==> inputs of trial 59 <==
==> flow/design.v (excerpt) <==
module topmodule (
    input clk,
    input en,reset,
    output [31:0] imem_addr,
    input  [31:0] imem_rdata,
    output [31:0] dmem_addr,
    output [31:0] dmem_wdata,
    output dmem_we,
    input  [31:0] dmem_rdata,
    output halted
);
    wire pcre,pcwe,npcre,npcwe,regbwe,regbre1,regbre2,sgen,alumux1sel,alumux2sel,aluoutre,aluoutwe,Are,Awe,Bre,Bwe,dmemwe,lmdre,lmdwe,reginmuxsel,irwe,swap,select;
    wire [1:0] immmuxsel,incdec;
    wire [3:0] alusel;
    wire [2:0] cond;
    wire [31:0] ir;
    controlunit cu(clk,en,reset,ir,pcre,pcwe,npcre,npcwe,regbwe,regbre1,regbre2,sgen,alumux1sel,alumux2sel,aluoutre,aluoutwe,Are,Awe,Bre,Bwe,dmemwe,lmdre,lmdwe,reginmuxsel,irwe,immmuxsel,alusel,cond,incdec,swap,select,halted);
    datapath dp(clk,reset,pcre,pcwe,npcre,npcwe,regbwe,regbre1,regbre2,sgen,alumux1sel,alumux2sel,aluoutre,aluoutwe,Are,Awe,Bre,Bwe,dmemwe,lmdre,lmdwe,reginmuxsel,irwe,immmuxsel,cond,alusel,ir,incdec,swap,select,
                imem_addr,imem_rdata,dmem_addr,dmem_wdata,dmem_we,dmem_rdata);
endmodule
export LEC_CHECK = 0
export CAP_MARGIN = 20
export CORE_MARGIN = 2
export CORE_UTILIZATION = 61
export CTS_CLUSTER_SIZE = 43
export MAX_ROUTING_LAYER = met4
export PLACE_DENSITY = 0.6
export SLEW_MARGIN = 20
create_clock -name core_clock -period 3.09 [get_ports {clk}]
run.sh (not shown) runs the stock make flow with config.mk's settings and CLKGATE_MAP_FILE=.
==> build 81: changes against trial 59 <==
--- a/flow/config.mk
+++ b/flow/config.mk
@@ -7,8 +7,7 @@
 export LEC_CHECK = 0
 export CAP_MARGIN = 20
 export CORE_MARGIN = 2
-export CORE_UTILIZATION = 61
+export CORE_UTILIZATION = 70
 export CTS_CLUSTER_SIZE = 43
-export MAX_ROUTING_LAYER = met4
-export PLACE_DENSITY = 0.6
+export PLACE_DENSITY_LB_ADDON = 0.0
 export SLEW_MARGIN = 20
==> flow/constraint.sdc (replaced) <==
create_clock -name core_clock -period 1.67 [get_ports {clk}]
set_input_delay 0.3340 -clock core_clock [delete_from_list [all_inputs] [get_ports {clk}]]
set_output_delay 0.3340 -clock core_clock [all_outputs]
set_load 0.01 [all_outputs]
==> qor summary <==
Outcome: build 81 stopped before the end; trial 59 failed layout checks
Stage where the flow stopped: build 81 clock tree synthesis; trial 59 -
Reasons for failing layout checks: build 81 -; trial 59 negative setup slack
Starting utilization of the core area: build 81 0.706; trial 59 0.614
Top cell type by instance count after synthesis: build 81 edfxtp_1; trial 59 edfxtp_1
Netlist cell types: build 81 102; trial 59 102
HPWL after detailed placement: build 81 138,000 microns; trial 59 132,000 microns
Synth Cell Area: build 81 0.0474 sq mm; trial 59 0.0474 sq mm
Pre-CTS setup slack: build 81 -3.03 ns; trial 59 -1.65 ns
Synth Register Bits: build 81 787; trial 59 787
Fraction of synthesized cell area in xor and xnor cells: build 81 0.0222; trial 59 0.0222
Count of boundary I/O pins: build 81 165; trial 59 165
Number of cell rows: build 81 95; trial 59 102
Final weighted congestion in routability-driven placement: build 81 1.15; trial 59 1.07
Die Height: build 81 264 microns; trial 59 283 microns
Buffers added on ports: build 81 164; trial 59 164
Area figure in the yosys stat output: build 81 0.0474 sq mm; trial 59 0.0474 sq mm
Synth Net Count: build 81 4,991; trial 59 4,991
Count of placed standard cells including taps: build 81 6,605; trial 59 6,419
Chip Footprint: build 81 0.0699 sq mm; trial 59 0.0800 sq mm
Floorplan Core Area: build 81 0.0672 sq mm; trial 59 0.0772 sq mm
Die outline width: build 81 264 microns; trial 59 283 microns
Post-synth top area cell: build 81 edfxtp_1; trial 59 edfxtp_1
Tally of yosys warning messages: build 81 5; trial 59 5
Post-DP Area: build 81 0.0599 sq mm; trial 59 0.0566 sq mm

---

==> inputs of v19 <==
topmodule again, from the RTL that the note above started with.
export LEC_CHECK = 0
export CAP_MARGIN = 20
export CORE_MARGIN = 2
export CORE_UTILIZATION = 61
export MAX_ROUTING_LAYER = met4
export PLACE_DENSITY = 0.6
export SETUP_SLACK_MARGIN = 0.58
export SLEW_MARGIN = 20
create_clock -name core_clock -period 3.02 [get_ports {clk}]
==> inputs of v31, as changes to v19 <==
ABC_AREA = 1   (was default)
CORE_UTILIZATION = 72   (was 61)
CTS_CLUSTER_DIAMETER = 363   (was default)
CTS_CLUSTER_SIZE = 43   (was default)
HOLD_SLACK_MARGIN = 0.29   (was default)
MAX_ROUTING_LAYER = default   (was met4)
PLACE_DENSITY = 0.35   (was 0.6)
SETUP_SLACK_MARGIN = 0.31   (was 0.58)
SLEW_MARGIN = 40   (was 20)
==> flow/constraint.sdc (replaced) <==
create_clock -name core_clock -period 1.06 [get_ports {clk}]
set_input_delay 0.2120 -clock core_clock [delete_from_list [all_inputs] [get_ports {clk}]]
set_output_delay 0.2120 -clock core_clock [all_outputs]
set_load 0.01 [all_outputs]
==> notes <==
- Against v19, the die size of v31 is smaller by about 13%.
- Synthesized cell count: v19 is lower than v31 (about 20%).
- Against v31, the area after synthesis of v19 is lower by 2.6%.
- v19 aborted during 5_1_grt. v31 died in 4_1_cts.

---

==> inputs of branch garnet <==
Starting RTL as in the previous note.
==> flow/config.mk <==
export PLATFORM = sky130hd
export DESIGN_NAME = topmodule
export DESIGN_NICKNAME = topmodule
export VERILOG_FILES = /design/flow/design.v
export SDC_FILE = /design/flow/constraint.sdc
export NUM_CORES = 4
export LEC_CHECK = 0
export CAP_MARGIN = 20
export CORE_MARGIN = 2
export CORE_UTILIZATION = 70
export CTS_CLUSTER_SIZE = 43
export PLACE_DENSITY_LB_ADDON = 0.0
export SETUP_SLACK_MARGIN = 0.31
export SLEW_MARGIN = 20
==> flow/constraint.sdc <==
create_clock -name core_clock -period 1.06 [get_ports {clk}]
set_input_delay 0.2120 -clock core_clock [delete_from_list [all_inputs] [get_ports {clk}]]
set_output_delay 0.2120 -clock core_clock [all_outputs]
set_load 0.01 [all_outputs]
==> inputs of branch yarrow, as changes to branch garnet <==
--- a/flow/config.mk
+++ b/flow/config.mk
@@ -9,6 +9,4 @@
 export CORE_MARGIN = 2
-export CORE_UTILIZATION = 70
-export CTS_CLUSTER_SIZE = 43
-export PLACE_DENSITY_LB_ADDON = 0.0
-export SETUP_SLACK_MARGIN = 0.31
+export CORE_UTILIZATION = 72
+export PLACE_DENSITY = 0.66
 export SLEW_MARGIN = 20
==> flow/constraint.sdc (replaced) <==
create_clock -name core_clock -period 4.54 [get_ports {clk}]
set_input_delay 0.9080 -clock core_clock [delete_from_list [all_inputs] [get_ports {clk}]]
set_output_delay 0.9080 -clock core_clock [all_outputs]
set_load 0.01 [all_outputs]
==> inputs of branch willow, as changes to branch garnet <==
==> flow/config.mk (replaced) <==
export PLATFORM = sky130hd
export DESIGN_NAME = topmodule
export DESIGN_NICKNAME = topmodule
export VERILOG_FILES = /design/flow/design.v
export SDC_FILE = /design/flow/constraint.sdc
export NUM_CORES = 4
export LEC_CHECK = 0
export CAP_MARGIN = 20
export CELL_PAD_IN_SITES_DETAIL_PLACEMENT = 0
export CELL_PAD_IN_SITES_GLOBAL_PLACEMENT = 0
export CORE_MARGIN = 10
export CORE_UTILIZATION = 59
export GPL_TIMING_DRIVEN = 1
export MIN_ROUTING_LAYER = met2
export PLACE_DENSITY = 0.91
export SETUP_SLACK_MARGIN = 0.85
export SLEW_MARGIN = 30
==> flow/constraint.sdc (replaced) <==
create_clock -name core_clock -period 4.47 [get_ports {clk}]
set_input_delay 0.8940 -clock core_clock [delete_from_list [all_inputs] [get_ports {clk}]]
set_output_delay 0.8940 -clock core_clock [all_outputs]
set_load 0.01 [all_outputs]
==> summary of the runs <==
In synthesized cell count, branch yarrow and branch garnet do not differ.
Synthesized area is the same in branch willow and branch yarrow.
Die area, highest first: branch willow, branch garnet, branch yarrow.
Branch garnet aborted during clock tree synthesis with DPL-0038. Branch willow ended with an error in global routing. Branch yarrow died in global routing.
